tundra:
## reciprocal_float
module reciprocal_float(
    input clk, rst,
    input start,
    input [31:0] x,
    output [31:0] out,
    output done, zero_flag
);
Settings: LEC_CHECK=0, CAP_MARGIN=20, CORE_ASPECT_RATIO=1.87, CORE_MARGIN=2, CORE_UTILIZATION=19, CTS_CLUSTER_DIAMETER=181, CTS_CLUSTER_SIZE=93, MAX_ROUTING_LAYER=met5, PLACE_DENSITY=0.65, SETUP_SLACK_MARGIN=3.11, SLEW_MARGIN=20, TNS_END_PERCENT=35; clock period 11.4 ns.
run.sh (not shown) runs the stock make flow with config.mk's settings and CLKGATE_MAP_FILE=.
tundra: full flow OK, the timing, DRC and antenna checks passed
Input-level comparison between nickel and tundra:
- a change of CAP_MARGIN from 20 to 30
- a deleted CTS_CLUSTER_DIAMETER that had been 181
- a change of CTS_CLUSTER_SIZE from 93 to 47
- a change of TNS_END_PERCENT from 35 to 55
- a change of CORE_ASPECT_RATIO from 1.87 to 1.33
- an added ABC_AREA of 1
- an added GPL_ROUTABILITY_DRIVEN of 0
- a change of SLEW_MARGIN from 20 to 25
- an added MIN_ROUTING_LAYER of met2
- an added GPL_TIMING_DRIVEN of 0
--- outcome ---
Comparing tundra and nickel, the higher critical path data arrival time was measured on tundra.
Of tundra and nickel, the lower power density of the placed cells belongs to tundra.
Clock latency on the worst-skew pair: nickel > tundra
Status: hold slack parity (tundra, nickel)
Count of clock-buffer cells in the layout down 1 in nickel wrt tundra
Number of global-route vias before repair (higher): nickel
Going from tundra to nickel, the post-route standard cell area excluding fillers was found to have gone up by 670 µm².
tundra reports its critical-path cell with the highest stage delay as a222oi_1 while nickel reports nor2_1.
For tundra, the highest-utilization routing layer at the global route stage was met2, unlike nickel, where it was met3.
Layout checks on nickel: not met. Flow itself completed; violations: DRC.
Compared with tundra, nickel shows a higher detailed-routed wire length on met2.
Effective utilization at floorplan essentially unchanged between nickel and tundra.
> inputs changed (nickel -> ember)
- CORE_ASPECT_RATIO: 1.33 -> unset
- CTS_CLUSTER_SIZE: 47 -> unset
- SLEW_MARGIN: 25 -> 20
- TNS_END_PERCENT: 55 -> unset
- MAX_ROUTING_LAYER: met5 -> unset
- SETUP_SLACK_MARGIN: 3.11 -> unset
- MIN_ROUTING_LAYER: met2 -> unset
- CORE_UTILIZATION: 19 -> 72
- GPL_TIMING_DRIVEN: 0 -> unset
- PLACE_DENSITY: 0.65 -> unset
- GPL_ROUTABILITY_DRIVEN: 0 -> unset
- CAP_MARGIN: 30 -> 20
- the clock period (ns, I/O delays scaled along): 11.4 -> 6.54
Findings:
ember reports its routing layer with the top usage in global route as met2 while nickel reports met3. When the final numbers for ember and nickel were put side by side, the relative area change from synthesis to final layout turned out to be greater in nickel. Cell with the biggest individual delay on the critical path = nor2_1: nickel; cell with the biggest individual delay on the critical path = dfrtp_1: ember. The relative contribution of combinational cells to total power number comes out higher for ember vs nickel. Higher ratio of total power to cell area among ember and nickel: ember. ember reached the end of the flow, and the finished layout is clean on the timing, DRC and antenna checks. ember ends up with higher global-route usage over all layers than nickel does. [compare] base=nickel new=ember: sequential fraction of total cell area increased by 2.1 points relative to the old numbers; buffer levels on the longest clock path has remained practically unchanged; area of placed instances shrank by 8.5%; area of all placed cells without fillers moved down. Of ember and nickel, the run reporting the lower final instance count without filler cells was ember.
Changes in delta relative to ember:
- CORE_UTILIZATION now 44, was 72
- ABC_AREA no longer set, was 1
- the clock period (ns, I/O delays scaled along) now 6.16, was 6.54
[summary]
Looking only at overall power, and setting everything else aside, the lower value of ember and delta goes to delta.
Diff ember -> delta | area of the die | increase of 0.0080 mm²
What ember reported for violation count after the first detailed-routing iteration has to be multiplied by 0.51 to get the figure for delta.
Layout overhead on the synthesized area up 3.0 points in delta wrt ember
Diff ember -> delta: core footprint went up about 60%; final critical delay including setup and external delays climbed 0.55 ns; worst setup slack went down 0.93 ns.
From ember to delta the numbers moved as follows: internal portion of total power climbed 1.8%, count of inserted antenna diode cells shows no meaningful change.
Via count of the first global-routing pass of delta falls short of that of ember by more than 10%.
--- input diff delta..garnet ---
- CORE_UTILIZATION now 39, was 44
- the clock period (ns, I/O delays scaled along) now 11.9, was 6.16
--- outcome ---
| combinational share of cell area | higher: garnet |. Per the comparison of garnet with delta, number of placement rows climbed 7.7%; minimum setup slack in the final design climbed 5.35 ns. Looking at delta and garnet, the number of hold buffers added after CTS is a wash. Lower post-detailed-routing wire length among delta and garnet: delta. The placement-stage cell area reported for garnet is smaller than that of delta by 0.56%. Compared to delta, garnet has non-clock buffer share of cell area 1.1 points lower. The cell with the largest stage delay on the worst path comes out or4_1 in one run and mux4_1 in the other, namely in delta and garnet respectively. Area growth from synthesis to layout sits lower in garnet than in delta. Re cell count: delta and garnet aren't equal, and the higher value belongs to garnet.

========
== try-yarrow ==
Starting RTL as in the previous note.
==> flow/config.mk <==
export PLATFORM = sky130hd
export DESIGN_NAME = reciprocal_float
export DESIGN_NICKNAME = reciprocal_float
export VERILOG_FILES = /design/flow/design.v
export SDC_FILE = /design/flow/constraint.sdc
export NUM_CORES = 4
export LEC_CHECK = 0
export CAP_MARGIN = 20
export CORE_ASPECT_RATIO = 0.73
export CORE_MARGIN = 2
export CORE_UTILIZATION = 61
export MAX_ROUTING_LAYER = met5
export SETUP_SLACK_MARGIN = 3.11
export SLEW_MARGIN = 20
export TNS_END_PERCENT = 35
==> flow/constraint.sdc <==
create_clock -name core_clock -period 11.4 [get_ports {clk}]
set_input_delay 2.2800 -clock core_clock [delete_from_list [all_inputs] [get_ports {clk}]]
set_output_delay 2.2800 -clock core_clock [all_outputs]
set_load 0.01 [all_outputs]
try-yarrow: no failed stages, no open violations at the end
Here is what was changed in the inputs of try-quartz compared with try-yarrow.
- CAP_MARGIN: 20 -> 30
- SETUP_SLACK_MARGIN: 3.11 -> unset
- ABC_AREA: unset -> 1
- GPL_TIMING_DRIVEN: unset -> 0
- PLACE_DENSITY: unset -> 0.65
- SLEW_MARGIN: 20 -> 25
- TNS_END_PERCENT: 35 -> 30
- CORE_MARGIN: 2 -> 8
- GPL_ROUTABILITY_DRIVEN: unset -> 0
- CORE_ASPECT_RATIO: 0.73 -> 0.74
- CTS_CLUSTER_SIZE: unset -> 47
- MIN_ROUTING_LAYER: unset -> met2
- CORE_UTILIZATION: 61 -> 19
## What came out
try-quartz vs. try-yarrow: count of unique library cells instantiated by Yosys decreased 36%; register-to-register slack went up by 0.88 ns; combinational cell area excluding buffers and inverters now sits lower.
Diff try-yarrow -> try-quartz | number of placed cells counting well taps | up by more than half
try-quartz: no failed stages, no open violations at the end
On sequential power: try-quartz sits above try-yarrow.
For final-layout clock-cell area share, try-quartz and try-yarrow come out practically identical.
Of try-yarrow and try-quartz, the lower share of the clock period used by the worst path after layout belongs to try-quartz.
Looking at cell with the largest stage delay on the worst path, the sky130_fd_sc_hd__clkbuf_1 result is from try-quartz; the sky130_fd_sc_hd__a222oi_1 one comes from try-yarrow.
Net switching power for try-quartz: 42% up relative to try-yarrow
| total routing usage reported by global routing | try-quartz vs try-yarrow | 12 points lower |
Summary — multi-input logic cell count, try-quartz relative to try-yarrow: higher, by about 34%.
### try-quartz -> try-cedar
- changing CAP_MARGIN from 30 to 20
- removing CTS_CLUSTER_SIZE (formerly 47)
- removing GPL_TIMING_DRIVEN (formerly 0)
- changing CORE_ASPECT_RATIO from 0.74 to 0.73
- changing TNS_END_PERCENT from 30 to 35
- removing GPL_ROUTABILITY_DRIVEN (formerly 0)
- changing SLEW_MARGIN from 25 to 20
- setting SETUP_SLACK_MARGIN to 3.11 for the first time
- removing ABC_AREA (formerly 1)
- changing CORE_MARGIN from 8 to 2
- removing MIN_ROUTING_LAYER (formerly met2)
==> comparison <==
The routed wire length of try-cedar falls short of that of try-quartz by about 19%. Compared with try-quartz, in try-cedar multi-input combinational area share now larger, logic gate share of total power now smaller.

========
## v29
reciprocal_float again, from the RTL that the note above started with.
clock: 11.4 ns
lec_check: 0
abc_area: 1
cap_margin: 20
core_aspect_ratio: 0.73
core_margin: 8
core_utilization: 19
cts_cluster_diameter: 177
cts_cluster_size: 98
max_routing_layer: met5
place_density: 0.65
setup_slack_margin: 1.93
slew_margin: 10
tns_end_percent: 35
Input-level comparison between v23 and v29:
Settings: SLEW_MARGIN: 10 -> 20; ABC_AREA: 1 -> unset; CORE_UTILIZATION: 19 -> 61; SETUP_SLACK_MARGIN: 1.93 -> 0.13; CORE_MARGIN: 8 -> 2; CTS_CLUSTER_DIAMETER: 177 -> unset; CTS_CLUSTER_SIZE: 98 -> unset; the clock period (ns, I/O delays scaled along): 11.4 -> 5.26.
[summary]
- Finished, but not clean: v23, with setup timing.
- Area growth from synthesis to layout came out higher on v23 than on v29.
- Comparing v23 and v29, the lower post-synth design cell area was measured on v23.
- When the final numbers for v23 and v29 were put side by side, the global-route wire length before repair turned out to be greater in v29.
- Relative to v29, the via count of v23 is lower by about 9%.
- v29 → v23: number of clock sinks seen by CTS barely changed; and-or/or-and share of the synthesized area +7.7 points.
- Compared with v29, placement density in the core of v23 is higher.
- Compared with v29, v23 shows a detailed-router iteration count before antenna repair that is 1 higher.
- [compare] base=v29 new=v23: routed wire length now smaller, slack of the critical path now smaller.
- Re count of non-CTS buffers in the layout: v23 is about 150% up on v29.
What v58 does differently from v23 at the input level:
Settings: CORE_ASPECT_RATIO: 0.73 -> unset; TNS_END_PERCENT: 35 -> unset; MAX_ROUTING_LAYER: met5 -> unset; CORE_UTILIZATION: 61 -> 15; SETUP_SLACK_MARGIN: 0.13 -> unset; PLACE_DENSITY: 0.65 -> unset; the clock period (ns, I/O delays scaled along): 5.26 -> 6.48.
==> comparison <==
- v58 completed end to end with timing, DRC and antenna clean.
- Compared with v23, v58 shows a minimum clock period that is 0.61 ns higher.
- v58 vs. v23: instance count on the critical path went down; non-clock buffering overhead in the final layout now sits lower.
- For the worst slew margin relative to its limit, v58 came in 9.5 points lower than v23 did.
- As far as total CTS buffers goes, v58 and v23 are indistinguishable; the numbers are identical.
- The non-clock buffer count in the final layout of v58 is lower than that of v23.
- In the reports for v23 and v58, the larger sequential power belongs to v23.
Input-level comparison between v12 and v58:
Settings: CORE_UTILIZATION now 65, was 15; the clock period (ns, I/O delays scaled along) now 5.16, was 6.48.
Notes after the runs:
The flow completed for v12, but it is not clean: the layout still shows setup timing. Between v58 and v12, the flow reports final instance count without filler cells decreasing by more than a quarter. Per the comparison of v12 with v58, switching power total rose by about 35%; via count rose by 5.0%; final critical-path setup slack fell by 0.67 ns; logic depth of the worst register-to-register path rose by 3; design internal power rose by about 25%. Number of clock buffers in the layout, v58 and v12, lower one = v12. The slew at the pin with the worst max-slew slack number comes out higher for v58 vs v12. Summary: with v58 as the reference, aggregate routed wire length in v12 moved down by a few percent.
For v34, these inputs were changed with respect to v12:
Settings: CORE_UTILIZATION: 65 -> 40; the clock period (ns, I/O delays scaled along): 5.16 -> 11.0.
[summary]
v34: full flow OK, the timing, DRC and antenna checks passed
Re signed area change from the synthesized netlist to the final layout: v34 and v12 aren't equal, and the lower value belongs to v34.
v34 vs v12, violation tally from detailed-route iteration zero went down by about 17%.
Switching power of the nets for v34: 55% down relative to v12
Going from v12 to v34, proportion of power drawn by flip-flops and latches rose 1.0 points; final area fell about 9%.
Compare v34 and v12 | overall routed net length lower: v34
[v34] smallest setup slack after layout rose 4.84 ns relative to v12
Relative to v12, headroom to the max-slew limit increased by 5.1 points in v34.
Power and IR drop assume default switching activity.
